--- flow/run.sh ---
#!/bin/bash
# the make line also repeats each setting of config.mk as NAME=value (left out here)
make -C /OpenROAD-flow-scripts/flow DESIGN_CONFIG=/design/flow/config.mk WORK_HOME=/design/flow/orfs CLKGATE_MAP_FILE= finish
--- flow/config.mk ---
export PLATFORM = sky130hd
export DESIGN_NAME = comparator_latch
export DESIGN_NICKNAME = comparator_latch
export VERILOG_FILES = /design/flow/design.v
export SDC_FILE = /design/flow/constraint.sdc
export NUM_CORES = 4
export LEC_CHECK = 0
export ABC_AREA = 1
export CAP_MARGIN = 10
export CELL_PAD_IN_SITES_DETAIL_PLACEMENT = 0
export CELL_PAD_IN_SITES_GLOBAL_PLACEMENT = 2
export CORE_ASPECT_RATIO = 1.55
export CORE_MARGIN = 2
export CORE_UTILIZATION = 69
export CTS_CLUSTER_DIAMETER = 343
export CTS_CLUSTER_SIZE = 66
export GPL_ROUTABILITY_DRIVEN = 1
export GPL_TIMING_DRIVEN = 0
export HOLD_SLACK_MARGIN = -0.1
export MAX_ROUTING_LAYER = met5
export MIN_ROUTING_LAYER = met2
export PLACE_DENSITY_LB_ADDON = 0.28
export SETUP_SLACK_MARGIN = 5.0
export SLEW_MARGIN = 20
export TNS_END_PERCENT = 55
--- flow/constraint.sdc ---
create_clock -name core_clock -period 20.1 [get_ports {clk}]
set_input_delay 4.0200 -clock core_clock [delete_from_list [all_inputs] [get_ports {clk}]]
set_output_delay 4.0200 -clock core_clock [all_outputs]
set_load 0.01 [all_outputs]
--- flow/design.v ---
module comparator_latch #
(
  parameter n_to_response_time = -1038,
  parameter p_to_response_time = -1020,
  parameter const_response_time = 1285,
  parameter n_to_tau = -1248,
  parameter p_to_tau = 1037,
  parameter const_tau = 1042,
  parameter n_to_response_time_lh = -1752,
  parameter p_to_response_time_lh = -1006,
  parameter const_response_time_lh = 1185,
  parameter n_to_tau_lh = 1131,
  parameter p_to_tau_lh = -1115,
  parameter const_tau_lh = 1529
)
(
  input clk,
  input reset,
  input sys_clk,
  input [15-1:0] n,
  input [15-1:0] p,
  output [35-1:0] out
);
  reg [17-1:0] state_cycle_counter;
  reg [1-1:0] prev_sys_clk;
  reg [35-1:0] o;
  wire [32-1:0] wait_time;
  wire [51-1:0] tau;
  wire [36-1:0] dvdt;
  wire [32-1:0] wait_time_lh;
  wire [59-1:0] tau_lh;
  wire [37-1:0] dodt;
  reg [32-1:0] fsm;
  localparam fsm_init = 0;
  wire [35-1:0] padr_0;
  wire [23-1:0] padr_bits_1;
  assign padr_bits_1 = 0;
  wire [29-1:0] truncR_2;
  wire [29-1:0] padl_3;
  wire [28-1:0] padl_bits_4;
  wire [1-1:0] toSInt_5;
  assign toSInt_5 = 0;
  wire [28-1:0] toSInt_imm_6;
  wire [27-1:0] const_7;
  assign const_7 = 27'd55364812;
  assign toSInt_imm_6 = { toSInt_5, const_7 };
  assign padl_bits_4 = toSInt_imm_6;
  assign padl_3 = { { 1{ padl_bits_4[27] } }, padl_bits_4 };
  assign truncR_2 = padl_3;
  wire [12-1:0] truncR_shift_8;
  assign truncR_shift_8 = truncR_2 >>> 17;
  wire [12-1:0] truncR_imm_9;
  assign truncR_imm_9 = (truncR_2[28])? truncR_shift_8[11:0] : truncR_2[28:17];
  assign padr_0 = { truncR_imm_9, padr_bits_1 };
  wire [32-1:0] padl_10;
  wire [18-1:0] padl_bits_11;
  wire [32-1:0] truncR_12;
  wire [32-1:0] padl_13;
  wire [17-1:0] padl_bits_14;
  wire [96-1:0] truncR_15;
  wire [163-1:0] truncval_16;
  wire [163-1:0] padl_17;
  wire [85-1:0] padl_bits_18;
  wire [85-1:0] padl_19;
  wire [52-1:0] padl_bits_20;
  wire [98-1:0] truncR_21;
  wire [107-1:0] truncval_22;
  wire [107-1:0] padl_23;
  wire [53-1:0] padl_bits_24;
  wire [53-1:0] padr_25;
  wire [38-1:0] padr_bits_26;
  assign padr_bits_26 = 0;
  assign padr_25 = { n, padr_bits_26 };
  assign padl_bits_24 = padr_25;
  assign padl_23 = { { 54{ padl_bits_24[52] } }, padl_bits_24 };
  wire [107-1:0] padl_27;
  wire [53-1:0] padl_bits_28;
  wire [53-1:0] padl_29;
  wire [50-1:0] padl_bits_30;
  wire [50-1:0] param_31;
  assign param_31 = n_to_response_time;
  assign padl_bits_30 = param_31;
  assign padl_29 = { { 3{ padl_bits_30[49] } }, padl_bits_30 };
  assign padl_bits_28 = padl_29;
  assign padl_27 = { { 54{ padl_bits_28[52] } }, padl_bits_28 };
  assign truncval_22 = padl_23 * padl_27;
  wire [98-1:0] truncval_imm_32;
  assign truncval_imm_32 = { truncval_22[106], truncval_22[96:0] };
  assign truncR_21 = truncval_imm_32;
  wire [52-1:0] truncR_shift_33;
  assign truncR_shift_33 = truncR_21 >>> 46;
  wire [52-1:0] truncR_imm_34;
  assign truncR_imm_34 = (truncR_21[97])? truncR_shift_33[51:0] : truncR_21[97:46];
  wire [52-1:0] padr_35;
  wire [2-1:0] padr_bits_36;
  assign padr_bits_36 = 0;
  wire [94-1:0] truncR_37;
  wire [103-1:0] truncval_38;
  wire [103-1:0] padl_39;
  wire [51-1:0] padl_bits_40;
  wire [51-1:0] padr_41;
  wire [36-1:0] padr_bits_42;
  assign padr_bits_42 = 0;
  assign padr_41 = { p, padr_bits_42 };
  assign padl_bits_40 = padr_41;
  assign padl_39 = { { 52{ padl_bits_40[50] } }, padl_bits_40 };
  wire [103-1:0] padl_43;
  wire [51-1:0] padl_bits_44;
  wire [51-1:0] padl_45;
  wire [48-1:0] padl_bits_46;
  wire [48-1:0] param_47;
  assign param_47 = p_to_response_time;
  assign padl_bits_46 = param_47;
  assign padl_45 = { { 3{ padl_bits_46[47] } }, padl_bits_46 };
  assign padl_bits_44 = padl_45;
  assign padl_43 = { { 52{ padl_bits_44[50] } }, padl_bits_44 };
  assign truncval_38 = padl_39 * padl_43;
  wire [94-1:0] truncval_imm_48;
  assign truncval_imm_48 = { truncval_38[102], truncval_38[92:0] };
  assign truncR_37 = truncval_imm_48;
  wire [50-1:0] truncR_shift_49;
  assign truncR_shift_49 = truncR_37 >>> 44;
  wire [50-1:0] truncR_imm_50;
  assign truncR_imm_50 = (truncR_37[93])? truncR_shift_49[49:0] : truncR_37[93:44];
  assign padr_35 = { truncR_imm_50, padr_bits_36 };
  wire [52-1:0] padr_51;
  wire [8-1:0] padr_bits_52;
  assign padr_bits_52 = 0;
  wire [44-1:0] padl_53;
  wire [43-1:0] padl_bits_54;
  wire [1-1:0] toSInt_55;
  assign toSInt_55 = 0;
  wire [43-1:0] toSInt_imm_56;
  wire [42-1:0] param_57;
  assign param_57 = const_response_time;
  assign toSInt_imm_56 = { toSInt_55, param_57 };
  assign padl_bits_54 = toSInt_imm_56;
  assign padl_53 = { { 1{ padl_bits_54[42] } }, padl_bits_54 };
  assign padr_51 = { padl_53, padr_bits_52 };
  assign padl_bits_20 = truncR_imm_34 + padr_35 + padr_51;
  assign padl_19 = { { 33{ padl_bits_20[51] } }, padl_bits_20 };
  assign padl_bits_18 = padl_19;
  assign padl_17 = { { 78{ padl_bits_18[84] } }, padl_bits_18 };
  wire [163-1:0] padl_58;
  wire [85-1:0] padl_bits_59;
  wire [85-1:0] padr_60;
  wire [50-1:0] padr_bits_61;
  assign padr_bits_61 = 0;
  wire [1-1:0] toSInt_62;
  assign toSInt_62 = 0;
  wire [35-1:0] toSInt_imm_63;
  wire [34-1:0] const_64;
  assign const_64 = 34'd78125000;
  assign toSInt_imm_63 = { toSInt_62, const_64 };
  assign padr_60 = { toSInt_imm_63, padr_bits_61 };
  assign padl_bits_59 = padr_60;
  assign padl_58 = { { 78{ padl_bits_59[84] } }, padl_bits_59 };
  assign truncval_16 = padl_17 * padl_58;
  assign truncR_15 = truncval_16[95:0];
  assign padl_bits_14 = truncR_15[95:79];
  wire [15-1:0] padl_bits_zero_65;
  assign padl_bits_zero_65 = 0;
  assign padl_13 = { padl_bits_zero_65, padl_bits_14 };
  assign truncR_12 = padl_13;
  assign padl_bits_11 = truncR_12[31:14];
  wire [14-1:0] padl_bits_zero_66;
  assign padl_bits_zero_66 = 0;
  assign padl_10 = { padl_bits_zero_66, padl_bits_11 };
  assign wait_time = padl_10;
  wire [35-1:0] padr_67;
  wire [23-1:0] padr_bits_68;
  assign padr_bits_68 = 0;
  wire [29-1:0] truncR_69;
  wire [29-1:0] padl_70;
  wire [28-1:0] padl_bits_71;
  wire [1-1:0] toSInt_72;
  assign toSInt_72 = 0;
  wire [28-1:0] toSInt_imm_73;
  wire [27-1:0] const_74;
  assign const_74 = 27'd55364812;
  assign toSInt_imm_73 = { toSInt_72, const_74 };
  assign padl_bits_71 = toSInt_imm_73;
  assign padl_70 = { { 1{ padl_bits_71[27] } }, padl_bits_71 };
  assign truncR_69 = padl_70;
  wire [12-1:0] truncR_shift_75;
  assign truncR_shift_75 = truncR_69 >>> 17;
  wire [12-1:0] truncR_imm_76;
  assign truncR_imm_76 = (truncR_69[28])? truncR_shift_75[11:0] : truncR_69[28:17];
  assign padr_67 = { truncR_imm_76, padr_bits_68 };
  wire [51-1:0] padr_77;
  wire [6-1:0] padr_bits_78;
  assign padr_bits_78 = 0;
  wire [46-1:0] truncval_79;
  wire [47-1:0] toUsInt_80;
  wire [47-1:0] padr_81;
  wire [1-1:0] padr_bits_82;
  assign padr_bits_82 = 0;
  wire [88-1:0] truncR_83;
  wire [97-1:0] truncval_84;
  wire [97-1:0] padl_85;
  wire [48-1:0] padl_bits_86;
  wire [48-1:0] padr_87;
  wire [33-1:0] padr_bits_88;
  assign padr_bits_88 = 0;
  assign padr_87 = { n, padr_bits_88 };
  assign padl_bits_86 = padr_87;
  assign padl_85 = { { 49{ padl_bits_86[47] } }, padl_bits_86 };
  wire [97-1:0] padl_89;
  wire [48-1:0] padl_bits_90;
  wire [48-1:0] padl_91;
  wire [45-1:0] padl_bits_92;
  wire [45-1:0] param_93;
  assign param_93 = n_to_tau;
  assign padl_bits_92 = param_93;
  assign padl_91 = { { 3{ padl_bits_92[44] } }, padl_bits_92 };
  assign padl_bits_90 = padl_91;
  assign padl_89 = { { 49{ padl_bits_90[47] } }, padl_bits_90 };
  assign truncval_84 = padl_85 * padl_89;
  wire [88-1:0] truncval_imm_94;
  assign truncval_imm_94 = { truncval_84[96], truncval_84[86:0] };
  assign truncR_83 = truncval_imm_94;
  wire [46-1:0] truncR_shift_95;
  assign truncR_shift_95 = truncR_83 >>> 42;
  wire [46-1:0] truncR_imm_96;
  assign truncR_imm_96 = (truncR_83[87])? truncR_shift_95[45:0] : truncR_83[87:42];
  assign padr_81 = { truncR_imm_96, padr_bits_82 };
  wire [88-1:0] truncR_97;
  wire [97-1:0] truncval_98;
  wire [97-1:0] padl_99;
  wire [48-1:0] padl_bits_100;
  wire [48-1:0] padr_101;
  wire [33-1:0] padr_bits_102;
  assign padr_bits_102 = 0;
  assign padr_101 = { p, padr_bits_102 };
  assign padl_bits_100 = padr_101;
  assign padl_99 = { { 49{ padl_bits_100[47] } }, padl_bits_100 };
  wire [97-1:0] padl_103;
  wire [48-1:0] padl_bits_104;
  wire [48-1:0] padl_105;
  wire [44-1:0] padl_bits_106;
  wire [1-1:0] toSInt_107;
  assign toSInt_107 = 0;
  wire [44-1:0] toSInt_imm_108;
  wire [43-1:0] param_109;
  assign param_109 = p_to_tau;
  assign toSInt_imm_108 = { toSInt_107, param_109 };
  assign padl_bits_106 = toSInt_imm_108;
  assign padl_105 = { { 4{ padl_bits_106[43] } }, padl_bits_106 };
  assign padl_bits_104 = padl_105;
  assign padl_103 = { { 49{ padl_bits_104[47] } }, padl_bits_104 };
  assign truncval_98 = padl_99 * padl_103;
  wire [88-1:0] truncval_imm_110;
  assign truncval_imm_110 = { truncval_98[96], truncval_98[86:0] };
  assign truncR_97 = truncval_imm_110;
  wire [47-1:0] truncR_shift_111;
  assign truncR_shift_111 = truncR_97 >>> 41;
  wire [47-1:0] truncR_imm_112;
  assign truncR_imm_112 = (truncR_97[87])? truncR_shift_111[46:0] : truncR_97[87:41];
  wire [47-1:0] padr_113;
  wire [4-1:0] padr_bits_114;
  assign padr_bits_114 = 0;
  wire [43-1:0] padl_115;
  wire [42-1:0] padl_bits_116;
  wire [1-1:0] toSInt_117;
  assign toSInt_117 = 0;
  wire [42-1:0] toSInt_imm_118;
  wire [41-1:0] param_119;
  assign param_119 = const_tau;
  assign toSInt_imm_118 = { toSInt_117, param_119 };
  assign padl_bits_116 = toSInt_imm_118;
  assign padl_115 = { { 1{ padl_bits_116[41] } }, padl_bits_116 };
  assign padr_113 = { padl_115, padr_bits_114 };
  assign toUsInt_80 = padr_81 + truncR_imm_112 + padr_113;
  assign truncval_79 = toUsInt_80[43:0];
  assign padr_77 = { truncval_79[44:0], padr_bits_78 };
  assign tau = padr_77;
  wire [36-1:0] padl_120;
  wire [13-1:0] padl_bits_121;
  wire [36-1:0] truncR_122;
  wire [60-1:0] truncR_123;
  wire [93-1:0] truncval_124;
  wire [93-1:0] padl_125;
  wire [46-1:0] padl_bits_126;
  wire [46-1:0] padl_127;
  wire [16-1:0] padl_bits_128;
  wire [16-1:0] neg_imm_129;
  wire [16-1:0] padr_130;
  wire [5-1:0] padr_bits_131;
  assign padr_bits_131 = 0;
  wire [12-1:0] truncval_132;
  wire [35-1:0] truncR_133;
  assign truncR_133 = o;
  wire [12-1:0] truncR_shift_134;
  assign truncR_shift_134 = truncR_133 >>> 23;
  wire [12-1:0] truncR_imm_135;
  assign truncR_imm_135 = (truncR_133[34])? truncR_shift_134[11:0] : truncR_133[34:23];
  assign truncval_132 = truncR_imm_135;
  wire [11-1:0] truncval_imm_136;
  assign truncval_imm_136 = { truncval_132[11], truncval_132[9:0] };
  assign padr_130 = { truncval_imm_136, padr_bits_131 };
  assign neg_imm_129 = -padr_130;
  assign padl_bits_128 = neg_imm_129;
  assign padl_127 = { { 30{ padl_bits_128[15] } }, padl_bits_128 };
  assign padl_bits_126 = padl_127;
  assign padl_125 = { { 47{ padl_bits_126[45] } }, padl_bits_126 };
  wire [93-1:0] padl_137;
  wire [46-1:0] padl_bits_138;
  wire [46-1:0] padr_139;
  wire [12-1:0] padr_bits_140;
  assign padr_bits_140 = 0;
  wire [1-1:0] toSInt_141;
  assign toSInt_141 = 0;
  wire [34-1:0] toSInt_imm_142;
  wire [51-1:0] truncval_143;
  assign truncval_143 = 52'd2251799813685248 / tau;
  assign toSInt_imm_142 = { toSInt_141, truncval_143[32:0] };
  assign padr_139 = { toSInt_imm_142, padr_bits_140 };
  assign padl_bits_138 = padr_139;
  assign padl_137 = { { 47{ padl_bits_138[45] } }, padl_bits_138 };
  assign truncval_124 = padl_125 * padl_137;
  wire [60-1:0] truncval_imm_144;
  assign truncval_imm_144 = { truncval_124[92], truncval_124[58:0] };
  assign truncR_123 = truncval_imm_144;
  wire [36-1:0] truncR_shift_145;
  assign truncR_shift_145 = truncR_123 >>> 24;
  wire [36-1:0] truncR_imm_146;
  assign truncR_imm_146 = (truncR_123[59])? truncR_shift_145[35:0] : truncR_123[59:24];
  assign truncR_122 = truncR_imm_146;
  wire [13-1:0] truncR_shift_147;
  assign truncR_shift_147 = truncR_122 >>> 23;
  wire [13-1:0] truncR_imm_148;
  assign truncR_imm_148 = (truncR_122[35])? truncR_shift_147[12:0] : truncR_122[35:23];
  assign padl_bits_121 = truncR_imm_148;
  assign padl_120 = { { 23{ padl_bits_121[12] } }, padl_bits_121 };
  assign dvdt = padl_120;
  wire [35-1:0] padr_149;
  wire [23-1:0] padr_bits_150;
  assign padr_bits_150 = 0;
  wire [19-1:0] truncR_151;
  wire [19-1:0] padl_152;
  wire [16-1:0] padl_bits_153;
  wire [31-1:0] truncR_154;
  wire [102-1:0] truncval_155;
  wire [102-1:0] padl_156;
  wire [62-1:0] padl_bits_157;
  wire [62-1:0] padl_158;
  wire [28-1:0] padl_bits_159;
  wire [28-1:0] const_160;
  assign const_160 = 28'd0;
  assign padl_bits_159 = const_160;
  assign padl_158 = { { 34{ padl_bits_159[27] } }, padl_bits_159 };
  assign padl_bits_157 = padl_158;
  assign padl_156 = { { 40{ padl_bits_157[61] } }, padl_bits_157 };
  wire [102-1:0] padl_161;
  wire [62-1:0] padl_bits_162;
  wire [62-1:0] padr_163;
  wire [26-1:0] padr_bits_164;
  assign padr_bits_164 = 0;
  assign padr_163 = { dvdt, padr_bits_164 };
  assign padl_bits_162 = padr_163;
  assign padl_161 = { { 40{ padl_bits_162[61] } }, padl_bits_162 };
  assign truncval_155 = 0;
  wire [31-1:0] truncval_imm_165;
  assign truncval_imm_165 = { truncval_155[101], truncval_155[29:0] };
  assign truncR_154 = truncval_imm_165;
  wire [16-1:0] truncR_shift_166;
  assign truncR_shift_166 = truncR_154 >>> 15;
  wire [16-1:0] truncR_imm_167;
  assign truncR_imm_167 = (truncR_154[30])? truncR_shift_166[15:0] : truncR_154[30:15];
  assign padl_bits_153 = truncR_imm_167;
  assign padl_152 = { { 3{ padl_bits_153[15] } }, padl_bits_153 };
  assign truncR_151 = padl_152;
  wire [12-1:0] truncR_shift_168;
  assign truncR_shift_168 = truncR_151 >>> 7;
  wire [12-1:0] truncR_imm_169;
  assign truncR_imm_169 = (truncR_151[18])? truncR_shift_168[11:0] : truncR_151[18:7];
  assign padr_149 = { truncR_imm_169, padr_bits_150 };
  wire [32-1:0] padl_170;
  wire [2-1:0] padl_bits_171;
  wire [13-1:0] truncR_172;
  wire [16-1:0] truncR_173;
  wire [93-1:0] truncR_174;
  wire [161-1:0] truncval_175;
  wire [161-1:0] padl_176;
  wire [84-1:0] padl_bits_177;
  wire [84-1:0] padl_178;
  wire [51-1:0] padl_bits_179;
  wire [98-1:0] truncR_180;
  wire [107-1:0] truncval_181;
  wire [107-1:0] padl_182;
  wire [53-1:0] padl_bits_183;
  wire [53-1:0] padr_184;
  wire [41-1:0] padr_bits_185;
  assign padr_bits_185 = 0;
  wire [15-1:0] truncR_186;
  assign truncR_186 = n;
  wire [12-1:0] truncR_shift_187;
  assign truncR_shift_187 = truncR_186 >>> 3;
  wire [12-1:0] truncR_imm_188;
  assign truncR_imm_188 = (truncR_186[14])? truncR_shift_187[11:0] : truncR_186[14:3];
  assign padr_184 = { truncR_imm_188, padr_bits_185 };
  assign padl_bits_183 = padr_184;
  assign padl_182 = { { 54{ padl_bits_183[52] } }, padl_bits_183 };
  wire [107-1:0] padl_189;
  wire [53-1:0] padl_bits_190;
  wire [53-1:0] padl_191;
  wire [50-1:0] padl_bits_192;
  wire [50-1:0] param_193;
  assign param_193 = n_to_response_time_lh;
  assign padl_bits_192 = param_193;
  assign padl_191 = { { 3{ padl_bits_192[49] } }, padl_bits_192 };
  assign padl_bits_190 = padl_191;
  assign padl_189 = { { 54{ padl_bits_190[52] } }, padl_bits_190 };
  assign truncval_181 = padl_182 * padl_189;
  wire [98-1:0] truncval_imm_194;
  assign truncval_imm_194 = { truncval_181[106], truncval_181[96:0] };
  assign truncR_180 = truncval_imm_194;
  wire [51-1:0] truncR_shift_195;
  assign truncR_shift_195 = truncR_180 >>> 47;
  wire [51-1:0] truncR_imm_196;
  assign truncR_imm_196 = (truncR_180[97])? truncR_shift_195[50:0] : truncR_180[97:47];
  wire [51-1:0] padr_197;
  wire [1-1:0] padr_bits_198;
  assign padr_bits_198 = 0;
  wire [94-1:0] truncR_199;
  wire [103-1:0] truncval_200;
  wire [103-1:0] padl_201;
  wire [51-1:0] padl_bits_202;
  wire [51-1:0] padr_203;
  wire [39-1:0] padr_bits_204;
  assign padr_bits_204 = 0;
  assign padr_203 = { p, padr_bits_204 };
  assign padl_bits_202 = padr_203;
  assign padl_201 = { { 52{ padl_bits_202[50] } }, padl_bits_202 };
  wire [103-1:0] padl_205;
  wire [51-1:0] padl_bits_206;
  wire [51-1:0] padl_207;
  wire [48-1:0] padl_bits_208;
  wire [48-1:0] param_209;
  assign param_209 = p_to_response_time_lh;
  assign padl_bits_208 = param_209;
  assign padl_207 = { { 3{ padl_bits_208[47] } }, padl_bits_208 };
  assign padl_bits_206 = padl_207;
  assign padl_205 = { { 52{ padl_bits_206[50] } }, padl_bits_206 };
  assign truncval_200 = padl_201 * padl_205;
  wire [94-1:0] truncval_imm_210;
  assign truncval_imm_210 = { truncval_200[102], truncval_200[92:0] };
  assign truncR_199 = truncval_imm_210;
  wire [50-1:0] truncR_shift_211;
  assign truncR_shift_211 = truncR_199 >>> 44;
  wire [50-1:0] truncR_imm_212;
  assign truncR_imm_212 = (truncR_199[93])? truncR_shift_211[49:0] : truncR_199[93:44];
  assign padr_197 = { truncR_imm_212, padr_bits_198 };
  wire [51-1:0] padr_213;
  wire [6-1:0] padr_bits_214;
  assign padr_bits_214 = 0;
  wire [45-1:0] padl_215;
  wire [44-1:0] padl_bits_216;
  wire [1-1:0] toSInt_217;
  assign toSInt_217 = 0;
  wire [44-1:0] toSInt_imm_218;
  wire [43-1:0] param_219;
  assign param_219 = const_response_time_lh;
  assign toSInt_imm_218 = { toSInt_217, param_219 };
  assign padl_bits_216 = toSInt_imm_218;
  assign padl_215 = { { 1{ padl_bits_216[43] } }, padl_bits_216 };
  assign padr_213 = { padl_215, padr_bits_214 };
  assign padl_bits_179 = truncR_imm_196 + padr_197 + padr_213;
  assign padl_178 = { { 33{ padl_bits_179[50] } }, padl_bits_179 };
  assign padl_bits_177 = padl_178;
  assign padl_176 = { { 77{ padl_bits_177[83] } }, padl_bits_177 };
  wire [161-1:0] padl_220;
  wire [84-1:0] padl_bits_221;
  wire [84-1:0] padr_222;
  wire [49-1:0] padr_bits_223;
  assign padr_bits_223 = 0;
  wire [1-1:0] toSInt_224;
  assign toSInt_224 = 0;
  wire [35-1:0] toSInt_imm_225;
  wire [34-1:0] const_226;
  assign const_226 = 34'd78125000;
  assign toSInt_imm_225 = { toSInt_224, const_226 };
  assign padr_222 = { toSInt_imm_225, padr_bits_223 };
  assign padl_bits_221 = padr_222;
  assign padl_220 = { { 77{ padl_bits_221[83] } }, padl_bits_221 };
  assign truncval_175 = padl_176 * padl_220;
  assign truncR_174 = truncval_175[92:0];
  assign truncR_173 = truncR_174[92:77];
  assign truncR_172 = truncR_173[15:3];
  assign padl_bits_171 = truncR_172[12:11];
  wire [30-1:0] padl_bits_zero_227;
  assign padl_bits_zero_227 = 0;
  assign padl_170 = { padl_bits_zero_227, padl_bits_171 };
  assign wait_time_lh = padl_170;
  wire [35-1:0] padr_228;
  wire [26-1:0] padr_bits_229;
  assign padr_bits_229 = 0;
  wire [31-1:0] truncR_230;
  wire [31-1:0] padl_231;
  wire [27-1:0] padl_bits_232;
  wire [1-1:0] toSInt_233;
  assign toSInt_233 = 0;
  wire [27-1:0] toSInt_imm_234;
  wire [26-1:0] const_235;
  assign const_235 = 26'd67108;
  assign toSInt_imm_234 = { toSInt_233, const_235 };
  assign padl_bits_232 = toSInt_imm_234;
  assign padl_231 = { { 4{ padl_bits_232[26] } }, padl_bits_232 };
  assign truncR_230 = padl_231;
  wire [9-1:0] truncR_shift_236;
  assign truncR_shift_236 = truncR_230 >>> 22;
  wire [9-1:0] truncR_imm_237;
  assign truncR_imm_237 = (truncR_230[30])? truncR_shift_236[8:0] : truncR_230[30:22];
  assign padr_228 = { truncR_imm_237, padr_bits_229 };
  wire [59-1:0] padr_238;
  wire [10-1:0] padr_bits_239;
  assign padr_bits_239 = 0;
  wire [50-1:0] truncval_240;
  wire [51-1:0] toUsInt_241;
  wire [51-1:0] padr_242;
  wire [3-1:0] padr_bits_243;
  assign padr_bits_243 = 0;
  wire [90-1:0] truncR_244;
  wire [99-1:0] truncval_245;
  wire [99-1:0] padl_246;
  wire [49-1:0] padl_bits_247;
  wire [49-1:0] padr_248;
  wire [37-1:0] padr_bits_249;
  assign padr_bits_249 = 0;
  wire [15-1:0] truncR_250;
  assign truncR_250 = n;
  wire [12-1:0] truncR_shift_251;
  assign truncR_shift_251 = truncR_250 >>> 3;
  wire [12-1:0] truncR_imm_252;
  assign truncR_imm_252 = (truncR_250[14])? truncR_shift_251[11:0] : truncR_250[14:3];
  assign padr_248 = { truncR_imm_252, padr_bits_249 };
  assign padl_bits_247 = padr_248;
  assign padl_246 = { { 50{ padl_bits_247[48] } }, padl_bits_247 };
  wire [99-1:0] padl_253;
  wire [49-1:0] padl_bits_254;
  wire [49-1:0] padl_255;
  wire [45-1:0] padl_bits_256;
  wire [1-1:0] toSInt_257;
  assign toSInt_257 = 0;
  wire [45-1:0] toSInt_imm_258;
  wire [44-1:0] param_259;
  assign param_259 = n_to_tau_lh;
  assign toSInt_imm_258 = { toSInt_257, param_259 };
  assign padl_bits_256 = toSInt_imm_258;
  assign padl_255 = { { 4{ padl_bits_256[44] } }, padl_bits_256 };
  assign padl_bits_254 = padl_255;
  assign padl_253 = { { 50{ padl_bits_254[48] } }, padl_bits_254 };
  assign truncval_245 = padl_246 * padl_253;
  wire [90-1:0] truncval_imm_260;
  assign truncval_imm_260 = { truncval_245[98], truncval_245[88:0] };
  assign truncR_244 = truncval_imm_260;
  wire [48-1:0] truncR_shift_261;
  assign truncR_shift_261 = truncR_244 >>> 42;
  wire [48-1:0] truncR_imm_262;
  assign truncR_imm_262 = (truncR_244[89])? truncR_shift_261[47:0] : truncR_244[89:42];
  assign padr_242 = { truncR_imm_262, padr_bits_243 };
  wire [96-1:0] truncR_263;
  wire [105-1:0] truncval_264;
  wire [105-1:0] padl_265;
  wire [52-1:0] padl_bits_266;
  wire [52-1:0] padr_267;
  wire [40-1:0] padr_bits_268;
  assign padr_bits_268 = 0;
  assign padr_267 = { p, padr_bits_268 };
  assign padl_bits_266 = padr_267;
  assign padl_265 = { { 53{ padl_bits_266[51] } }, padl_bits_266 };
  wire [105-1:0] padl_269;
  wire [52-1:0] padl_bits_270;
  wire [52-1:0] padl_271;
  wire [49-1:0] padl_bits_272;
  wire [49-1:0] param_273;
  assign param_273 = p_to_tau_lh;
  assign padl_bits_272 = param_273;
  assign padl_271 = { { 3{ padl_bits_272[48] } }, padl_bits_272 };
  assign padl_bits_270 = padl_271;
  assign padl_269 = { { 53{ padl_bits_270[51] } }, padl_bits_270 };
  assign truncval_264 = padl_265 * padl_269;
  wire [96-1:0] truncval_imm_274;
  assign truncval_imm_274 = { truncval_264[104], truncval_264[94:0] };
  assign truncR_263 = truncval_imm_274;
  wire [51-1:0] truncR_shift_275;
  assign truncR_shift_275 = truncR_263 >>> 45;
  wire [51-1:0] truncR_imm_276;
  assign truncR_imm_276 = (truncR_263[95])? truncR_shift_275[50:0] : truncR_263[95:45];
  wire [51-1:0] padr_277;
  wire [6-1:0] padr_bits_278;
  assign padr_bits_278 = 0;
  wire [45-1:0] padl_279;
  wire [44-1:0] padl_bits_280;
  wire [1-1:0] toSInt_281;
  assign toSInt_281 = 0;
  wire [44-1:0] toSInt_imm_282;
  wire [43-1:0] param_283;
  assign param_283 = const_tau_lh;
  assign toSInt_imm_282 = { toSInt_281, param_283 };
  assign padl_bits_280 = toSInt_imm_282;
  assign padl_279 = { { 1{ padl_bits_280[43] } }, padl_bits_280 };
  assign padr_277 = { padl_279, padr_bits_278 };
  assign toUsInt_241 = padr_242 + truncR_imm_276 + padr_277;
  assign truncval_240 = toUsInt_241[47:0];
  assign padr_238 = { truncval_240[48:0], padr_bits_239 };
  assign tau_lh = padr_238;
  wire [37-1:0] padl_284;
  wire [13-1:0] padl_bits_285;
  wire [37-1:0] truncR_286;
  wire [38-1:0] truncval_287;
  wire [98-1:0] truncR_288;
  wire [129-1:0] truncval_289;
  wire [129-1:0] padl_290;
  wire [64-1:0] padl_bits_291;
  wire [64-1:0] padl_292;
  wire [35-1:0] padl_bits_293;
  wire [35-1:0] padr_294;
  wire [6-1:0] padr_bits_295;
  assign padr_bits_295 = 0;
  wire [29-1:0] padl_296;
  wire [28-1:0] padl_bits_297;
  wire [1-1:0] toSInt_298;
  assign toSInt_298 = 0;
  wire [28-1:0] toSInt_imm_299;
  wire [27-1:0] const_300;
  assign const_300 = 27'd55364812;
  assign toSInt_imm_299 = { toSInt_298, const_300 };
  assign padl_bits_297 = toSInt_imm_299;
  assign padl_296 = { { 1{ padl_bits_297[27] } }, padl_bits_297 };
  assign padr_294 = { padl_296, padr_bits_295 };
  assign padl_bits_293 = padr_294 - o;
  assign padl_292 = { { 29{ padl_bits_293[34] } }, padl_bits_293 };
  assign padl_bits_291 = padl_292;
  assign padl_290 = { { 65{ padl_bits_291[63] } }, padl_bits_291 };
  wire [129-1:0] padl_301;
  wire [64-1:0] padl_bits_302;
  wire [64-1:0] padr_303;
  wire [30-1:0] padr_bits_304;
  assign padr_bits_304 = 0;
  wire [1-1:0] toSInt_305;
  assign toSInt_305 = 0;
  wire [34-1:0] toSInt_imm_306;
  wire [59-1:0] truncval_307;
  assign truncval_307 = 60'd576460752303423488 / tau_lh;
  assign toSInt_imm_306 = { toSInt_305, truncval_307[32:0] };
  assign padr_303 = { toSInt_imm_306, padr_bits_304 };
  assign padl_bits_302 = padr_303;
  assign padl_301 = { { 65{ padl_bits_302[63] } }, padl_bits_302 };
  assign truncval_289 = padl_290 * padl_301;
  wire [98-1:0] truncval_imm_308;
  assign truncval_imm_308 = { truncval_289[128], truncval_289[96:0] };
  assign truncR_288 = truncval_imm_308;
  wire [38-1:0] truncR_shift_309;
  assign truncR_shift_309 = truncR_288 >>> 60;
  wire [38-1:0] truncR_imm_310;
  assign truncR_imm_310 = (truncR_288[97])? truncR_shift_309[37:0] : truncR_288[97:60];
  assign truncval_287 = truncR_imm_310;
  wire [37-1:0] truncval_imm_311;
  assign truncval_imm_311 = { truncval_287[37], truncval_287[35:0] };
  assign truncR_286 = truncval_imm_311;
  wire [13-1:0] truncR_shift_312;
  assign truncR_shift_312 = truncR_286 >>> 24;
  wire [13-1:0] truncR_imm_313;
  assign truncR_imm_313 = (truncR_286[36])? truncR_shift_312[12:0] : truncR_286[36:24];
  assign padl_bits_285 = truncR_imm_313;
  assign padl_284 = { { 24{ padl_bits_285[12] } }, padl_bits_285 };
  assign dodt = padl_284;
  wire [35-1:0] padr_314;
  wire [17-1:0] padr_bits_315;
  assign padr_bits_315 = 0;
  wire [18-1:0] padl_316;
  wire [17-1:0] padl_bits_317;
  wire [32-1:0] truncR_318;
  wire [103-1:0] truncval_319;
  wire [103-1:0] padl_320;
  wire [63-1:0] padl_bits_321;
  wire [63-1:0] padl_322;
  wire [28-1:0] padl_bits_323;
  wire [28-1:0] const_324;
  assign const_324 = 28'd0;
  assign padl_bits_323 = const_324;
  assign padl_322 = { { 35{ padl_bits_323[27] } }, padl_bits_323 };
  assign padl_bits_321 = padl_322;
  assign padl_320 = { { 40{ padl_bits_321[62] } }, padl_bits_321 };
  wire [103-1:0] padl_325;
  wire [63-1:0] padl_bits_326;
  wire [63-1:0] padr_327;
  wire [26-1:0] padr_bits_328;
  assign padr_bits_328 = 0;
  assign padr_327 = { dodt, padr_bits_328 };
  assign padl_bits_326 = padr_327;
  assign padl_325 = { { 40{ padl_bits_326[62] } }, padl_bits_326 };
  assign truncval_319 = 0;
  wire [32-1:0] truncval_imm_329;
  assign truncval_imm_329 = { truncval_319[102], truncval_319[30:0] };
  assign truncR_318 = truncval_imm_329;
  wire [17-1:0] truncR_shift_330;
  assign truncR_shift_330 = truncR_318 >>> 15;
  wire [17-1:0] truncR_imm_331;
  assign truncR_imm_331 = (truncR_318[31])? truncR_shift_330[16:0] : truncR_318[31:15];
  assign padl_bits_317 = truncR_imm_331;
  assign padl_316 = { { 1{ padl_bits_317[16] } }, padl_bits_317 };
  assign padr_314 = { padl_316, padr_bits_315 };
  assign out = (fsm == 0)? o : o;
  always @(posedge clk) begin
    prev_sys_clk <= sys_clk;
  end
  localparam fsm_1 = 1;
  localparam fsm_2 = 2;
  localparam fsm_3 = 3;
  localparam fsm_4 = 4;
  always @(posedge clk) begin
    if(reset) begin
      fsm <= fsm_init;
      o <= 35'd3543348019;
      state_cycle_counter <= 0;
    end else begin
      case(fsm)
        fsm_init: begin
          if(reset) begin
            o <= 35'd3543348019;
          end else begin
            o <= padr_0;
          end
          if(~prev_sys_clk & sys_clk & ((n > p) & (n <= 15'd16384))) begin
            fsm <= fsm_1;
          end 
        end
        fsm_1: begin
          if(reset) begin
            o <= 35'd3543348019;
          end else begin
            o <= padr_67;
          end
          if(state_cycle_counter > wait_time) begin
            state_cycle_counter <= 0;
          end else begin
            state_cycle_counter <= state_cycle_counter + 1;
          end
          if(state_cycle_counter > wait_time) begin
            fsm <= fsm_2;
          end 
        end
        fsm_2: begin
          if(reset) begin
            o <= 35'd3543348019;
          end else begin
            o <= o + padr_149;
          end
          if(prev_sys_clk & ~sys_clk) begin
            fsm <= fsm_3;
          end 
        end
        fsm_3: begin
          if(reset) begin
            o <= 35'd3543348019;
          end else begin
            o <= padr_228;
          end
          if(state_cycle_counter > wait_time_lh) begin
            state_cycle_counter <= 0;
          end else begin
            state_cycle_counter <= state_cycle_counter + 1;
          end
          if(state_cycle_counter > wait_time_lh) begin
            fsm <= fsm_4;
          end 
        end
        fsm_4: begin
          if(reset) begin
            o <= 35'd3543348019;
          end else begin
            o <= o + padr_314;
          end
          if((o > 35'd3532610600) & (o <= 35'd17179869184)) begin
            fsm <= fsm_init;
          end 
        end
      endcase
    end
  end
endmodule
==> run notes, run 1 <==
The simple-gate area share of the yosys netlist was 10.0%; the count of different cell masters after synthesis was 59. Floorplan core area: 82300 sq um. The tools report the floorplan utilization as 69.6%. Of the post-synthesis cell area, the part taken by muxes is 0%. The synthesized area is 57300 sq um. The flow did not finish. The tools report the sequential-to-total area share from yosys stat as 0.874%. The leading cell type by number of instances after synthesis is inv_1. The main combinational cell family by area after synthesis is adder cells.

Xor and xnor fraction of the mapped netlist area: 4.08%. The post-synth count of flops with an enable pin is 0. For reference, the placement row count at floorplan is 131.

The synth_stat.txt file lists the number of cells as 6819. The run gives 6819 as the post-synthesis instance total. The first error in the log reads "[ERROR FLW-0024] Place density exceeds 1.0 (current PLACE_DENSITY_LB_ADDON =  0.28). Please check if the value of  PLACE_DENSITY_LB_ADDON is between 0 and 0.99". The flip-flop and latch count after synthesis came out at 25. Of the total synthesized cell area, the portion taken by AND-OR and OR-AND cells is 6.27%.

The run gives 1 for the warning count from the yosys run. The library cell occupying the most area in the post-synthesis netlist was fa_1. Measured along the x axis, the die boundary spans 235 um. The chip occupies 85400 sq um. By count the netlist is led by inv_1 (2140), ha_1 (1372), fa_1 (981), nand2_1 (780), a21oi_1 (313). For this run, the chip area from Yosys synthesis comes to 57300 sq um.

After synthesis, the mean cell area works out to 8.40 sq um. Async set or reset register ratio after synthesis: 0%. In the post-synthesis netlist, the biggest area contributors are fa_1 (34%), ha_1 (30%), inv_1 (14%), nand2_1 (5.1%), a21oi_1 (2.7%).

The failing step was 3_1_place_gp_skip_io. The fraction of the mapped netlist area in adder cells was 64.2%. The main flop type after synthesis was dfxtp_1. According to the floorplan report, the die height is 363 um.

In this run the biggest area consumer among cell types represents 34.3% of the synthesized area.
==> run 2, diff against run 1 <==
CAP_MARGIN = 20   (was 10)
CELL_PAD_IN_SITES_DETAIL_PLACEMENT = not set   (was 0)
CELL_PAD_IN_SITES_GLOBAL_PLACEMENT = not set   (was 2)
CORE_ASPECT_RATIO = not set   (was 1.55)
CORE_UTILIZATION = 40   (was 69)
CTS_CLUSTER_DIAMETER = not set   (was 343)
CTS_CLUSTER_SIZE = not set   (was 66)
GPL_ROUTABILITY_DRIVEN = not set   (was 1)
GPL_TIMING_DRIVEN = not set   (was 0)
HOLD_SLACK_MARGIN = not set   (was -0.1)
MAX_ROUTING_LAYER = not set   (was met5)
MIN_ROUTING_LAYER = not set   (was met2)
PLACE_DENSITY_LB_ADDON = not set   (was 0.28)
SETUP_SLACK_MARGIN = not set   (was 5.0)
TNS_END_PERCENT = not set   (was 55)
clock period = 38.1 ns   (was 20.1 ns; I/O delays follow)
==> run 2 against run 1 <==
The run now finishes clean. Die area increased by 71%. Area after synthesis stayed put. Synthesized cell count stayed put.
==> run notes, run 2 <==
The run gives 0.83 ns for the peak per-stage delay on the critical path. The tools report the largest net degree at the start of global routing as 42. Excluding fillers, the count of instances in the completed layout stands at 8782. The worst reg-to-reg path cell count is 7.

Detailed-route iteration 0 reported a violation count of 2226. Routability-driven placement finished with a final weighted congestion of 0.920. The post-synthesis area per instance is 8.40 sq um (unchanged). The run gives 6819 (unchanged) for the yosys cell count. Setup repair after global routing left no endpoint under its margin.

For the count of clock tree sinks, the log shows 25. The net count of the finished layout is 9276. For reference, the top cells by count after synthesis are inv_1 (2140), ha_1 (1372), fa_1 (981), nand2_1 (780), a21oi_1 (313). The endpoint of the worst register-to-register path was state_cycle_counter[0].

The run gives 6819 (unchanged) for the post-synthesis instance total. The area fraction in compound gates after synthesis is 6.27% (unchanged), and the number of vias per cell is 4.79. The via total after detailed routing came out at 42100. With the total global-route track usage at 19.3%, the synthesized area is 57300 sq um (unchanged). The startpoint of the worst-slack reg-to-reg timing path was state_cycle_counter[1]. The run gives 142000 sq um (+72%) as the floorplan core area. The cell family contributing the most delay on the critical path is adder cells. Summed over all instances, the cell type with the most area after synthesis is fa_1. With the multiplexer area fraction after synthesis at 0% (unchanged), the clock-pin slew on the worst setup and hold paths is 0.07 ns.

The die boundary height was 382 um (+5.4%). Per STA, the endpoint of the critical path is state_cycle_counter[0]. The class of the tightest hold or removal check is flop to flop. The number of ports placed on the die boundary is 68. Before antenna repair, the detailed router went through 6 iterations. Multi-input combinational cell area: 48600 sq um.

The floorplan utilization was 40.4% (-29 points); the count of cells along the worst hold path was 2. The main flop type after synthesis is dfxtp_1. The run gives 25 (unchanged) for the flip-flop and latch count after synthesis.

Critical path capture point type: a flop. Per the run summary, max-cap violations total 0. The fraction of the mapped netlist area in adder cells is 64.2% (unchanged).

The run gives 382 um (+62%) for the width of the die. The launch point of the worst min-delay path is recorded as state_cycle_counter[5]. Per the detailed-route log, wirelength across all metal layers totals 136000 um. The via count of the first global-routing pass is 43800. The run gives 0 (unchanged) for the number of flops mapped to enable cells by yosys.

The routed layout reports a DRC error count of 0. Looking at the hold checks, the worst path lands on state_cycle_counter[5]. Counting pins that exceed their max-slew limit in the final report gives 0. The tools report the peak clock frequency supported by timing as 37.5 MHz.

Clock tree synthesis inserted a total of 3 buffers. Global routing finished with a remaining overflow of 0. In the final layout, the fill cell count is 14400. Yosys instantiated no cell more often than inv_1. In the final report, the number of endpoints failing setup comes to 0. The logs give a warning total of 79. The fraction of post-synthesis cell area in the top cell type by area is 34.3% (unchanged).

The tree is rooted in a clkbuf_16. The logs give 57300 sq um (unchanged) for the area figure in the yosys stat output and 8775 for the number of instances in the placed design. Together, buffers and inverters on the worst path number 21. The count of different cell masters after synthesis was 59 (unchanged). For reference, the top cells by area after synthesis are fa_1 (34%), ha_1 (30%), inv_1 (14%), nand2_1 (5.1%), a21oi_1 (2.7%). Post-CTS repair changed the size of 0 cells. The final cycle utilization of the critical path is 69.9%. The clock skew came out at 0.00571 ns.

Chip area: 146000 sq um (+71%). At the worst endpoint, the required time is 38.28 ns.

Of the combinational cells, the family taking the most area is adder cells. The number of placement rows is 138 (+5.3%). With the worst max-slew margin expressed relative to the limit at 22.9%, the post-CTS setup-driven buffer insertion count is 0.

Looking at the critical path, the highest net fanout was 8. The slew at the pin closest to its max-slew limit came out at 1.15 ns. The hold buffer count at CTS came out at 0. TritonCTS built the clock tree. Adding up every negative setup slack in the final design gives 0 ns. The sequential-to-total area share from yosys stat came out at 0.874% (unchanged). By startpoint and endpoint, the worst setup path is classified as input port to flop. The run finished with no timing, DRC or antenna violations. The worst path needs 26.64 ns of the cycle, external delays included. The buffer_ports step reported a buffer count of 49.

The simple-gate area share of the yosys netlist is 10.0% (unchanged). With the warning count from the yosys run at 1 (unchanged), the signal arrival time at the worst endpoint is 26.82 ns. The count of nets left with antenna violations once routing finished came out at 0. At the later pin of the worst-skew pair, clock insertion delay measures 0.26 ns.

The tools report the first element of the critical path as n[4]. The routed length per instance came out at 15.5 um. Walking the critical path from launch to capture passes 75 cell instances. The run gives 13 as the initial antenna violation count. Looking at the critical path, the single cell with the biggest stage delay is xor2_1.

The first global-routing pass estimated 228000 um of wire. For reference, the final report shows the hold violation count at 0. The xor and xnor fraction of the mapped netlist area works out to 4.08% (unchanged). The wire-length estimate of the detail-placed layout is 126000 um. The worst setup path is launched from an input port.

Across the whole layout, storage elements account for 500 sq um. In this run the layout overhead on the synthesized area is reported as 5.32%.

The tools report the buffer levels on the longest clock path as 2. The async set or reset register ratio after synthesis was 0% (unchanged). The most used cell along the critical path is inv_1. The run gives 1 as the number of H-tree branching levels. The worst-case reg-to-reg setup slack stands at 36.09 ns.
[run 2: area by class of cell]
type / instances / share of cell area [%]
clock buffer: 3 / 0.124
timing repair buffer: 91 / 1.32
tap: 1890 / 3.92
sequential: 25 / 0.829
clock inverter: 1 / 0.0124
antenna: 3 / 0.0124
multi-input combinational: 4628 / 80.5
inverter: 2141 / 13.3
[run 2: per-stage QoR]
| stage | hold WS, ns | setup slack [ns] | util [%] | instance area (sq um) |
|---|---|---|---|---|
| after floorplan | 0.419 | 15.61 | - | 57400 |
| after global placement | 0.426 | 11.24 | 42.5 | 60300 |
| after detailed placement | 0.429 | 11.21 | 42.5 | 60300 |
| after CTS | 0.440 | 11.42 | 42.5 | 60300 |
| after global routing | 0.448 | 9.95 | 42.5 | 60300 |
| final | 0.443 | 11.46 | 42.5 | 60300 |
[run 2: layer usage]
metal	GRT usage (%)	routed length [um]
met4	1.91	1500
met5	0	67
met2	30.4	59200
met3	2.60	7370
met1	29.1	68300
==> run 3, diff against run 2 <==
ABC_AREA = 0   (was 1)
CELL_PAD_IN_SITES_DETAIL_PLACEMENT = 0   (was not set)
CORE_ASPECT_RATIO = 0.61   (was not set)
CORE_MARGIN = 10   (was 2)
CORE_UTILIZATION = 55   (was 40)
CTS_CLUSTER_DIAMETER = 80   (was not set)
CTS_CLUSTER_SIZE = 66   (was not set)
GPL_TIMING_DRIVEN = 1   (was not set)
MIN_ROUTING_LAYER = met1   (was not set)
PLACE_DENSITY_LB_ADDON = 0.07   (was not set)
SETUP_SLACK_MARGIN = -2.0   (was not set)
TNS_END_PERCENT = 5   (was not set)
clock period = 20.1 ns   (was 38.1 ns; I/O delays follow)
==> run 3 against run 2 <==
The layout now fails its checks (negative setup slack). Routed wire length is 2.5% lower. Non-clock buffer count is 945 higher. First-iteration DRC count is 7.8% lower. Highest routed layer unchanged. Sequential share of layout area hardly changed. Critical path type unchanged. Die area is 24% lower.
==> run notes, run 3 <==
The violation count after the first detailed-routing iteration is 2052 (-7.8%). The max-capacitance violation count came out at 0 (unchanged).

STA lists the startpoint of the worst hold path as fsm[2]. The tools report the reg-to-reg setup timing slack as 18.17 ns (-17.92 ns). The clock-pin slew on the worst setup and hold paths was 0.06 ns (about the same).

STA classifies the critical path startpoint as an input port. The buffer-and-inverter tally for the worst setup path is 15 (-29%). Counting I/O delays and the setup requirement, the final critical path takes 21.63 ns.

Width of the die: 422 um (+10%). The post-synthesis instance total was 5719 (-16%); the sequential-to-total area share from yosys stat was 0.924% (+0.051 points). For reference, the critical path is captured by state_cycle_counter[0]. The run gives 25 (unchanged) for the count of clock tree sinks.

Initial antenna violation count: 3 (-10). The count of cells along the worst hold path is 2 (unchanged). The global placement routability congestion is 0.929 (+0.96%). The tools report the synthesized area as 54100 sq um (-5.5%). The number of flops mapped to enable cells by yosys is 0 (unchanged), and the worst-case setup margin in the final layout is -1.53 ns (-12.99 ns). The antenna violation net count after detailed routing came out at 0 (unchanged). With the wire length of the first global-routing pass at 221000 um (-3.3%), the number of placement rows is 89 (-36%). The run gives 84 (+42%) as the count of different cell masters after synthesis. The peak clock frequency supported by timing was 46.2 MHz.

The total global-route track usage was 24.3% (+4.9 points). The floorplan utilization is 55.7% (+15 points). The run gives 80 (+1.3%) for the total tool warning count.

By count the netlist is led by inv_1 (1842), ha_1 (1372), fa_1 (981), xnor2_1 (215), a21oi_1 (195). The worst max-slew margin expressed relative to the limit is 36.0% (+13 points), and the warning count from the yosys run is 1 (unchanged). The run gives 0 (unchanged) as the global route total overflow.

Final routed wirelength across all metal layers: 133000 um (-2.5%). With the peak per-stage delay on the critical path at 0.62 ns (-0.21 ns), the area fraction in compound gates after synthesis is 7.97% (+1.7 points). With the tally of buffers added on design ports at 49 (unchanged), the final cycle utilization of the critical path is 108% (+38 points). The count of unresolved DRC violations after routing is 0 (unchanged).

The via count of the first global-routing pass is 41600 (-5.0%). The run gives 21.78 ns (-5.04 ns) for the signal arrival time at the worst endpoint. The logic depth of the worst setup path including buffers came out at 71 (-5.3%).

The run finished, with violations left. The run gives 63900 sq um (+5.9%) for the final non-filler cell area. Counting stages on the worst path, the most repeated cell is fa_1. Slowest cell on the critical path: fa_2. In the post-synthesis netlist, the biggest area contributors are fa_1 (36%), ha_1 (32%), inv_1 (13%), xnor2_1 (3.5%), a21o_1 (2.0%). The flow measured a signed area growth from synthesis to layout of 18.0%.

The chip area was 112000 sq um (-24%); the critical path required time was 20.25 ns (-18.03 ns). The hold buffer count at CTS was 0 (unchanged); the number of pins exceeding their max-slew limit in the final report was 0 (unchanged). The run gives 0.951 ns (-0.195 ns) for the slew at the pin closest to its max-slew limit.

By instance count, the leading cell after synthesis is inv_1. The run gives 3 (unchanged) for the number of clock buffers inserted by TritonCTS. The flip-flop and latch count after synthesis works out to 25 (unchanged). Looking at the hold checks, the worst path lands on fsm[2]. The number of H-tree branching levels is 1 (unchanged). The setup TNS after final layout is -30.75 ns (-30.75 ns). The run gives -2.31 ns (-13.52 ns) as the post-placement setup slack.

The yosys cell count is 5719 (-16%). The number of setup violations in the final report was 21 (+21). TritonCTS built the clock tree. The run gives 0.0578% (+0.058 points) for the multiplexer area fraction after synthesis. The number of vias per cell was 4.94 (+2.9%). STA lists the startpoint of the worst register-to-register path as state_cycle_counter[10]. The iteration count of the initial detailed-routing pass is 6 (unchanged).

Setup repair after global routing could not meet its margin everywhere. The worst setup path is of the input port to flop kind. The post-synthesis area per instance was 9.47 sq um (+13%). First element of the critical path: n[2]. The xor and xnor fraction of the mapped netlist area came out at 5.28% (+1.2 points). The run did not pass the layout checks because of negative setup slack. Critical path capture point type: a flop.

The clock skew is 0.00391 ns (-0.00180 ns), and the buffer levels on the longest clock path is 2 (unchanged). The tools report the final hold violation count as 0 (unchanged). Post-synth the commonest register cell is dfxtp_1. The cell type that accounts for the most area after synthesis is fa_1.

With the peak fanout along the critical path at 16 (+8), the half-perimeter wire length of the detailed placement result is 125000 um (-0.30%). With the floorplan core area at 97200 sq um (-32%), the routed length per instance is 16.5 um (+6.5%). The die boundary height was 265 um (-31%).

The simple-gate area share of the yosys netlist is 4.41% (-5.6 points). The fraction of post-synthesis cell area in the top cell type by area was 36.3% (+2.0 points). The fraction of the mapped netlist area in adder cells is 68.0% (+3.7 points).

The run gives 63500 sq um (+5.4%) for the area of placed instances. The tools report the buffer cell driving the clock tree root as clkbuf_16.

The worst register-to-register path ends at state_cycle_counter[0]. The worst hold path belongs to the class flop to flop. The area figure in the yosys stat output is 54100 sq um (-5.5%), and the largest net degree at the start of global routing is 32 (-24%). The run gives 0.26 ns (about the same) for the insertion delay at the late pin of the worst-skew pair.

The async set or reset register ratio after synthesis was 0% (unchanged); the via total after detailed routing was 39700 (-5.7%). The logs give 68 (unchanged) for the number of ports placed on the die boundary and 65.7% (+23 points) for the share of the core filled with cells. In this design, the largest share of critical-path delay is due to adder cells. The main combinational cell family by area after synthesis was adder cells.

The net count reported at finish was 9110 (-1.8%). The worst reg-to-reg path cell count works out to 7 (unchanged).
## run 3: what timing repair did
| item | CTS | global route |
|---|---|---|
| endpoints found under the setup margin | 17 | 21 |
| setup buffers | 1 | 2 |
| resized | 2 | 68 |
| pin swaps | 1 | 43 |
## run 3: area by class of cell
cell class | count | area (sq um)
Inverter | 1842 | 6910
Antenna cell | 1 | 2.50
Tap cell | 1319 | 1650
Multi-Input combinational cell | 3816 | 46800
Clock buffer | 4 | 78.8
Fill cell | 8208 | 33300
Sequential cell | 25 | 500
Timing Repair Buffer | 1036 | 7980
## run 3: per-layer routing
| metal | GRT usage (%) | up-vias | part of all wire, % |
|---|---|---|---|
| met5 | 0 | - | 0.0068 |
| met4 | 2.17 | 2 | 0.88 |
| met3 | 4.93 | 66 | 7.1 |
| met2 | 33.2 | 742 | 38 |
| met1 | 39.7 | 19200 | 54 |
| li1 | - | 19700 | - |
## run 3: per-stage QoR
step           hold slack [ns]  instances
6_report                 0.502       8043
4_1_cts                  0.498       8042
5_1_grt                  0.517       8043
2_1_floorplan            0.448       5736
3_3_place_gp             0.468       8037
3_5_place_dp             0.470       8037
==> run 4, diff against run 3 <==
ABC_AREA = not set   (was 0)
CELL_PAD_IN_SITES_DETAIL_PLACEMENT = not set   (was 0)
CORE_ASPECT_RATIO = 0.67   (was 0.61)
CORE_MARGIN = 2   (was 10)
CORE_UTILIZATION = 69   (was 55)
CTS_CLUSTER_DIAMETER = not set   (was 80)
CTS_CLUSTER_SIZE = 41   (was 66)
GPL_ROUTABILITY_DRIVEN = 1   (was not set)
GPL_TIMING_DRIVEN = not set   (was 1)
MAX_ROUTING_LAYER = met5   (was not set)
MIN_ROUTING_LAYER = not set   (was met1)
PLACE_DENSITY_LB_ADDON = not set   (was 0.07)
SETUP_SLACK_MARGIN = 3.05   (was -2.0)
SLEW_MARGIN = 35   (was 20)
TNS_END_PERCENT = 95   (was 5)
clock period = 38.8 ns   (was 20.1 ns; I/O delays follow)
==> run 4 against run 3 <==
The run now finishes clean. Sequential share of layout area up 0.11 points. Utilization is 6.3 points higher. Largest cell class unchanged. Cell area fell by 12%. Critical path type unchanged. Clock skew is 0.0014 ns lower.
==> run notes, run 4 <==
The count of unresolved DRC violations after routing is 0 (unchanged). The clock-pin slew on the worst setup and hold paths was 0.07 ns (about the same). Per STA, the library cell used most along the worst path is fa_1. The number of clock buffers inserted by TritonCTS is 3 (unchanged). The tools report the insertion delay at the late pin of the worst-skew pair as 0.26 ns (about the same). The class of the tightest hold or removal check is flop to flop. The multiplexer area fraction after synthesis is 0.0578% (unchanged), and the total of cells resized after clock tree synthesis is 0 (-2). With the xor and xnor fraction of the mapped netlist area at 5.28% (unchanged), the initial antenna violation count is 2 (-1). TritonCTS built the clock tree. The async set or reset register ratio after synthesis is 0% (unchanged).

The tools report the warning count from the yosys run as 1 (unchanged). The capturing instance or port of the critical path is state_cycle_counter[1]. The count of clock tree sinks is 25 (unchanged). The post-CTS setup-driven buffer insertion count was 0 (-1).

The startpoint identified for the worst hold timing path is fsm[1]. The iteration count of the initial detailed-routing pass is 5 (-1), and the chip area is 80800 sq um (-28%). The hold buffer count at CTS came out at 0 (unchanged). The reg-to-reg setup timing slack was 36.74 ns (+18.57 ns); the number of flops mapped to enable cells by yosys was 0 (unchanged). The die boundary height works out to 233 um (-12%). The wire length of the first global-routing pass was 199000 um (-9.9%). The global placement routability congestion is 0.926 (-0.30%). Compared with the post-synthesis result, the final layout area differs by 3.83%. By area the synthesized netlist is led by fa_1 (36%), ha_1 (32%), inv_1 (13%), xnor2_1 (3.5%), a21o_1 (2.0%).

Startpoint of the worst-slack reg-to-reg timing path: state_cycle_counter[1]. The capture endpoint of the worst hold path was fsm[0]. The final cycle utilization of the critical path was 71.8% (-36 points).

The tools report the kind of start point of the critical path as an input port. Antenna violation net count after detailed routing: 0 (unchanged). The run gives 8180 (-10%) as the net count reported at finish.

Buffer-and-inverter tally for the worst setup path: 11 (-4). For the area figure in the yosys stat output, the log shows 54100 sq um (unchanged). With the signal arrival time at the worst endpoint at 27.98 ns (+6.20 ns), the via count of the first global-routing pass is 37500 (-9.7%). The logic depth of the worst setup path including buffers came out at 66 (-7.0%).

The logs give 68 (unchanged) for the number of ports placed on the die boundary and 5719 (unchanged) for the post-synthesis instance total. The logs give 69.3% (+14 points) for the floorplan utilization and 35.9% (-0.10 points) for the worst max-slew margin expressed relative to the limit. The buffer levels on the longest clock path was 2 (unchanged). The run gives 0 (-100%) for the number of setup violations in the final report.

The cell type that accounts for the most area after synthesis is fa_1. The logs give 112000 um (-11%) for the half-perimeter wire length of the detailed placement result and 38.93 ns (+18.68 ns) for the critical path required time. The run gives 0 (unchanged) for the final hold violation count.

The run gives 9.47 sq um (unchanged) for the post-synthesis area per instance. The run gives 54100 sq um (unchanged) for the synthesized area. Yosys instantiated no cell more often than inv_1.

For the final routed wirelength across all metal layers, the log shows 120000 um (-9.5%). STA classifies the critical path endpoint as a flop. The logs give 0.00252 ns (-0.00139 ns) for the clock skew and 84 (-5.6%) for the number of placement rows. The tally of buffers added on design ports was 49 (unchanged). Setup repair after global routing left no endpoint under its margin. Area fraction in compound gates after synthesis: 7.97% (unchanged).

The worst setup path is of the input port to flop kind. For the number of H-tree branching levels, the log shows 1 (unchanged). The flip-flop and latch count after synthesis came out at 25 (unchanged). Ranked by instance count, the synthesized netlist is headed by inv_1 (1842), ha_1 (1372), fa_1 (981), xnor2_1 (215), a21oi_1 (195). The run gives 0 ns (+30.75 ns) as the setup TNS after final layout. The main flop type after synthesis was dfxtp_1.

The fraction of the mapped netlist area in adder cells was 68.0% (unchanged). The peak fanout along the critical path came out at 17 (+1). Slowest cell on the critical path: fa_1. The run gives 4.41% (unchanged) for the simple-gate area share of the yosys netlist.

The run gives 0 (unchanged) for the global route total overflow. In the synthesized netlist, the dominant kind of combinational cell is adder cells. The run gives 17.6 um (+6.6%) for the routed length per instance.

The worst reg-to-reg path cell count came out at 8 (+1). For the worst reg-to-reg path, the endpoint reported by OpenROAD is state_cycle_counter[1]. The slew at the pin closest to its max-slew limit is 0.954 ns (+0.00345 ns). The via total after detailed routing is 36800 (-7.4%), and the count of cells along the worst hold path is 1 (-1). The most critical setup path has its startpoint at p[3]. The sequential-to-total area share from yosys stat was 0.924% (unchanged).

The total tool warning count is 81 (+1.3%). Yosys cell count: 5719 (unchanged). The total global-route track usage came out at 31.1% (+6.9 points).

The max-capacitance violation count is 0 (unchanged), and the clock period minus final worst setup slack is 27.85 ns. The kind of cell adding the most delay to the critical path was adder cells. The number of vias per cell was 5.38 (+9.1%).

The peak per-stage delay on the critical path is 0.99 ns (+0.37 ns). The tools report the violation count after the first detailed-routing iteration as 2369 (+15%). In this build the clock could be raised as far as 35.9 MHz. For the number of pins exceeding their max-slew limit in the final report, the log shows 0 (unchanged). The fraction of post-synthesis cell area in the top cell type by area is 36.3% (unchanged). Width of the die: 346 um (-18%). CTS placed an instance of clkbuf_16 at the clock tree root. The count of different cell masters after synthesis is 84 (unchanged).

The floorplan core area came out at 78100 sq um (-20%). The largest net degree at the start of global routing came out at 38 (+19%). The flow ran to the end and the layout has no timing, DRC or antenna violations.

run 4: stage by stage:
step           hold WS (ns)  setup slack [ns]  area, sq um  util, %  instances
2_1_floorplan         0.448             13.63        54200        -       5736
3_3_place_gp          0.477             10.87        56100     71.8       6821
3_5_place_dp          0.486             10.88        56100     71.9       6821
4_1_cts               0.499             11.11        56200     72.0       6825
5_1_grt               0.538              9.86        56200     72.0       6826
6_report              0.502             10.95        56200     72.0       6826
run 4: routing by layer:
layer / share of wire, % / GRT usage, % / vias to the layer above
met1: 51 / 50.0 / 17900
li1: - / - / 17900
met5: 0.011 / 0 / -
met2: 41 / 44.6 / 874
met4: 1.2 / 3.71 / 2
met3: 7.2 / 5.52 / 78
run 4: area by class of cell:
class | count | area [sq um]
Multi-Input combinational cell | 3816 | 46500
Timing Repair Buffer | 106 | 908
Sequential cell | 25 | 500
Inverter | 1842 | 6910
Tap cell | 1032 | 1290
Clock inverter | 1 | 8.76
Antenna cell | 1 | 2.50
Clock buffer | 3 | 75.1
Fill cell | 6232 | 21900
==> run 5, diff against run 4 <==
CAP_MARGIN = 0   (was 20)
CORE_ASPECT_RATIO = not set   (was 0.67)
CORE_UTILIZATION = 70   (was 69)
CTS_CLUSTER_DIAMETER = 370   (was not set)
CTS_CLUSTER_SIZE = 47   (was 41)
GPL_ROUTABILITY_DRIVEN = not set   (was 1)
MAX_ROUTING_LAYER = not set   (was met5)
SETUP_SLACK_MARGIN = 4.03   (was 3.05)
SLEW_MARGIN = 20   (was 35)
TNS_END_PERCENT = 5   (was 95)
clock period = 13.9 ns   (was 38.8 ns; I/O delays follow)
==> run 5 against run 4 <==
The layout now fails its checks (negative setup slack). Final cell count grew 15%. First-iteration DRC count fell by 33%. Synthesized cell count is the same. Non-clock buffer count increased by 1038. Register-to-register slack got worse by 25 ns. Global-route usage grew 3.4 points. Sequential share of layout area shrank 0.12 points. Cell area grew 15%. Hold slack about the same. Area after synthesis is the same. Largest cell class unchanged.
==> run notes, run 5 <==
The total tool warning count is 84 (+3.7%), and the largest net degree at the start of global routing is 24 (-37%). The tools report the global placement routability congestion as 0.936 (+1.0%). The tools report the critical path required time as 14.10 ns (-24.83 ns). The post-synthesis instance total is 5719 (unchanged), and the number of setup violations in the final report is 21 (+21). The number of vias per cell was 5.29 (-1.7%).

The violation count after the first detailed-routing iteration came out at 1590 (-33%). The simple-gate area share of the yosys netlist came out at 4.41% (unchanged). The run gives 0 (unchanged) for the number of flops mapped to enable cells by yosys. For the number of clock buffers inserted by TritonCTS, the log shows 3 (unchanged). The final routed wirelength across all metal layers was 133000 um (+11%); the warning count from the yosys run was 1 (unchanged).

The max-capacitance violation count came out at 0 (unchanged). The first element of the critical path is n[4]. The signal arrival time at the worst endpoint came out at 20.16 ns (-7.82 ns). Yosys cell count: 5719 (unchanged).

The kind of cell adding the most delay to the critical path is adder cells. The run gives 8 (unchanged) for the worst reg-to-reg path cell count. For reference, the most critical setup path is categorized as input port to flop. The global route total overflow came out at 0 (unchanged). Setup repair after global routing could not meet its margin everywhere.

Looking at area per cell type in the netlist, the leader is fa_1. The area occupied by registers is 500 sq um (unchanged). With the fraction of post-synthesis cell area in the top cell type by area at 36.3% (unchanged), the net count reported at finish is 9218 (+13%). For the share of the core filled with cells, the log shows 85.1% (+13 points). The area figure in the yosys stat output is 54100 sq um (unchanged).

The run finished, with violations left. With the buffer-and-inverter tally for the worst setup path at 17 (+6), the routed length per instance is 16.9 um (-4.0%). The worst hold path belongs to the class flop to flop. The insertion delay is the late pin of the worst-skew pair at 0.27 ns (about the same). The worst-case setup margin in the final layout was -6.06 ns (-17.01 ns).

Fill cell total of the finished layout: 4480 (-28%). Ranked by instance count, the synthesized netlist is headed by inv_1 (1842), ha_1 (1372), fa_1 (981), xnor2_1 (215), a21oi_1 (195). The via count of the first global-routing pass is 46000 (+23%). Count of clock tree sinks: 25 (unchanged). The violated checks flagged are negative setup slack. The slowest cell on the critical path was fa_1. The sequential-to-total area share from yosys stat was 0.924% (unchanged). The tools report the hold path startpoint as fsm[1]. The run gives 0% (unchanged) for the async set or reset register ratio after synthesis.
## run 5: final cells by class
type	count	area share (%)
inverter	1842	10.7
clock inverter	1	0.00772
sequential	25	0.772
tap	1030	1.99
timing repair buffer	1144	13.6
multi-input combinational	3816	72.9
antenna	2	0.00772
clock buffer	3	0.116
## run 5: metrics by stage
| step | cells | TNS (ns) | hold WS, ns | instance area (sq um) | setup slack, ns |
|---|---|---|---|---|---|
| 2_1_floorplan | 5736 | -109.59 | 0.448 | 54300 | -5.36 |
| 3_3_place_gp | 7819 | -136.53 | 0.469 | 63800 | -6.56 |
| 3_5_place_dp | 7819 | -142.68 | 0.473 | 63800 | -6.88 |
| 4_1_cts | 7847 | -121.22 | 0.491 | 64500 | -5.82 |
| 5_1_grt | 7863 | -140.58 | 0.504 | 64900 | -6.75 |
| 6_report | 7863 | -126.12 | 0.502 | 64900 | -6.06 |
## run 5: repair_timing
item / 4_1_cts / 5_1_grt
pin swaps: 91 / 57
hold buffers: 0 / 0
resized: 123 / 50
cloned: 1 / 0
endpoints found under the setup margin: 21 / 21
buffers inserted: 23 / 14
## run 5: layer usage
metal | up-vias | routed length, um | GRT usage, %
met1 | 20500 | 52400 | 41.3
met2 | 860 | 69800 | 64.7
met4 | 0 | 5980 | 12.7
li1 | 19900 | - | -
met3 | 308 | 4820 | 2.86
met5 | - | 0 | 0
